==> inputs of run P <==
==> flow/design.v (excerpt) <==
module total_fir(total_out, x_in, clk);
	input clk;
	input signed[7:0]x_in;
	output signed[15:0]total_out;
	wire signed[7:0]c0 = 8'b0_0010001;
	wire signed[7:0]c1 = 8'b1_1010111;
	wire signed[7:0]c2 = 8'b0_0011000;
	wire signed[7:0]c3 = 8'b1_1000110;
	wire signed[7:0]c4 = 8'b1_0001100;
	wire signed[7:0]c5 = 8'b0_1010110;
	wire signed[7:0]c6 = 8'b1_0011010;
	wire signed[7:0]c7 = 8'b0_0111010;
	wire signed[7:0]c8 = 8'b1_1110000;
	wire signed[7:0]c9 = 8'b0_1111111;
	wire signed[7:0]c10 = 8'b0_0001111;
	wire signed[7:0]c11 = 8'b1_1110111;
	wire signed[7:0]c12 = 8'b1_1101011;
	wire signed[7:0]c13 = 8'b1_0110110;
	wire signed[7:0]c14 = 8'b1_0111100;
	wire signed[7:0]c15 = 8'b1_1010000;
	wire signed[7:0]in_a;
	wire signed[7:0]d1_eigh_out, d2_eigh_out, d3_eigh_out, d4_eigh_out, d5_eigh_out, d6_eigh_out,
					d7_eigh_out, d8_eigh_out, d9_eigh_out, d10_eigh_out, d11_eigh_out, d12_eigh_out,
					d13_eigh_out, d14_eigh_out, d15_eigh_out, d16_eigh_out;
	wire signed[13:0]m1_out, m2_out, m3_out, m4_out, m5_out, m6_out, m7_out, m8_out, m9_out, m10_out,
					m11_out, m12_out, m13_out, m14_out, m15_out, m16_out; 
	wire signed[13:0]d1_fort_out, d2_fort_out, d3_fort_out,  d4_fort_out, d5_fort_out, d6_fort_out,
					d7_fort_out, d8_fort_out, d9_fort_out, d10_fort_out, d11_fort_out, d12_fort_out,
					d13_fort_out, d14_fort_out, d15_fort_out, d16_fort_out;
	wire signed[15:0]a1_out, a2_out, a3_out, a4_out;
	wire signed[15:0]d1_sixt_out, d2_sixt_out, d3_sixt_out, d4_sixt_out;
	wire signed[17:0]total_tmp, a5_out;
	assign in_a = x_in;
	dff #(8) dff_1_eigh( .out_a(d1_eigh_out), .in_a(in_a), .clk(clk) );
	mul mul_1( .out(m1_out), .in_c(c15), .in_a(d1_eigh_out) );
	dff #(14) dff_1_fort( .out_a(d1_fort_out), .in_a(m1_out), .clk(clk) );
	dff #(8) dff_2_eigh( .out_a(d2_eigh_out), .in_a(d1_eigh_out), .clk(clk) );
	mul mul_2( .out(m2_out), .in_c(c14), .in_a(d2_eigh_out) );
	dff #(14) dff_2_fort( .out_a(d2_fort_out), .in_a(m2_out), .clk(clk) );
	dff #(8) dff_3_eigh( .out_a(d3_eigh_out), .in_a(d2_eigh_out), .clk(clk) );
	mul mul_3( .out(m3_out), .in_c(c13), .in_a(d3_eigh_out) );
	dff #(14) dff_3_fort( .out_a(d3_fort_out), .in_a(m3_out), .clk(clk) );
  ...
export LEC_CHECK = 0
export ABC_AREA = 1
export CAP_MARGIN = 20
export CORE_ASPECT_RATIO = 0.9
export CORE_MARGIN = 4
export CORE_UTILIZATION = 58
export GPL_ROUTABILITY_DRIVEN = 0
export GPL_TIMING_DRIVEN = 1
export MIN_ROUTING_LAYER = met2
export PLACE_DENSITY = 0.45
export SETUP_SLACK_MARGIN = -0.15
export SLEW_MARGIN = 40
create_clock -name core_clock -period 3.83 [get_ports {clk}]
run.sh (not shown) runs the stock make flow with config.mk's settings and CLKGATE_MAP_FILE=.
==> run H: changes against run P <==
Settings changed: CAP_MARGIN 20 to 40, CORE_ASPECT_RATIO 0.9 to default, CORE_MARGIN 4 to 2, CORE_UTILIZATION 58 to 69, CTS_CLUSTER_DIAMETER from default to 298, CTS_CLUSTER_SIZE from default to 15, GPL_ROUTABILITY_DRIVEN 0 to default, GPL_TIMING_DRIVEN 1 to default, MIN_ROUTING_LAYER met2 to default, PLACE_DENSITY 0.45 to default, SETUP_SLACK_MARGIN -0.15 to default, SLEW_MARGIN 40 to 20.
==> flow/constraint.sdc (replaced) <==
create_clock -name core_clock -period 2.52 [get_ports {clk}]
set_input_delay 0.5040 -clock core_clock [delete_from_list [all_inputs] [get_ports {clk}]]
set_output_delay 0.5040 -clock core_clock [all_outputs]
set_load 0.01 [all_outputs]
==> run E: changes against run P <==
Settings changed: ABC_AREA 1 to default, CORE_ASPECT_RATIO 0.9 to default, CORE_MARGIN 4 to 2, CORE_UTILIZATION 58 to 40, GPL_ROUTABILITY_DRIVEN 0 to default, GPL_TIMING_DRIVEN 1 to default, MIN_ROUTING_LAYER met2 to default, PLACE_DENSITY 0.45 to default, SETUP_SLACK_MARGIN -0.15 to default, SLEW_MARGIN 40 to 20.
==> flow/constraint.sdc (replaced) <==
create_clock -name core_clock -period 5.0 [get_ports {clk}]
set_input_delay 1.0000 -clock core_clock [delete_from_list [all_inputs] [get_ports {clk}]]
set_output_delay 1.0000 -clock core_clock [all_outputs]
set_load 0.01 [all_outputs]
==> run X: changes against run P <==
Settings changed: ABC_AREA 1 to default, CELL_PAD_IN_SITES_GLOBAL_PLACEMENT from default to 1, CORE_ASPECT_RATIO 0.9 to 1.95, CORE_MARGIN 4 to 2, CORE_UTILIZATION 58 to 40, CTS_CLUSTER_SIZE from default to 90, GPL_TIMING_DRIVEN 1 to 0, HOLD_SLACK_MARGIN from default to 0.3, PLACE_DENSITY 0.45 to default, PLACE_DENSITY_LB_ADDON from default to 0.13, SETUP_SLACK_MARGIN -0.15 to default, SLEW_MARGIN 40 to 20, TNS_END_PERCENT from default to 25.
==> flow/constraint.sdc (replaced) <==
create_clock -name core_clock -period 5.0 [get_ports {clk}]
set_input_delay 1.0000 -clock core_clock [delete_from_list [all_inputs] [get_ports {clk}]]
set_output_delay 1.0000 -clock core_clock [all_outputs]
set_load 0.01 [all_outputs]
==> git commit body <==
Refresh implementation metrics

- The flow did not finish.
- Cells resized by post-CTS repair: around 730
* Floorplan die area: around 48000 um^2
* First Err: [ERROR DPL-0038] Utilization greater than 100%, impossible to legalize
- The run ended at global routing.
* Mux share: 0%
That was run H.
==> git commit body <==
Record implementation results from latest flow run

* Status: complete, no violations
- The slew check shows that the tightest pin keeps a relative margin of approximately a third.
* Cells resized by post-CTS repair: 3
* Mux share: 0.232%
- Final-stage net count: 4002
* Floorplan die area: approximately 79000 um^2
- Initial antenna violation count: 1
- The count of cells in the finished layout, fillers not included, comes to around 4200.
* Required @ worst endpoint: between 5000 and 6000 ps
* TritonCTS clock tree: built
- Gate count of the mapped netlist: 3070
That was run X.
==> git commit body <==
Record implementation results from latest flow run

* Cells resized by post-CTS repair: 0
* Max-Cap Viols: 0
- The run finished with no timing, DRC or antenna violations.
* Floorplan die area: 79000 um^2
- Per the layout area report, the combinational fraction of cell area is between 50 and 60%.
- Mux share: 0.232%
That was run E.
==> git commit body <==
Record implementation results from latest flow run

* Status: complete, no violations
- Antenna Nets Post-Route: 0
- For reference, the top cells by area after synthesis are sky130_fd_sc_hd__dfxtp_1 25%, sky130_fd_sc_hd__ha_1 22%, sky130_fd_sc_hd__fa_1 17%, sky130_fd_sc_hd__inv_1 9.7%, sky130_fd_sc_hd__nand2_1 7.8%.
* Cells resized by post-CTS repair: 0
- Top layer used by detailed routing: met5
* Adder-cell share of the synthesized area: 39.7%
- Met3 wirelength from detailed routing: approximately 28000 um
- Mux share: 0%
- The biggest slice of the area belongs to combinational gates.
- After detailed routing, the wire length on met1 is 0 um.
- Buffers plus inverters on the worst setup path: 4
That was run P.
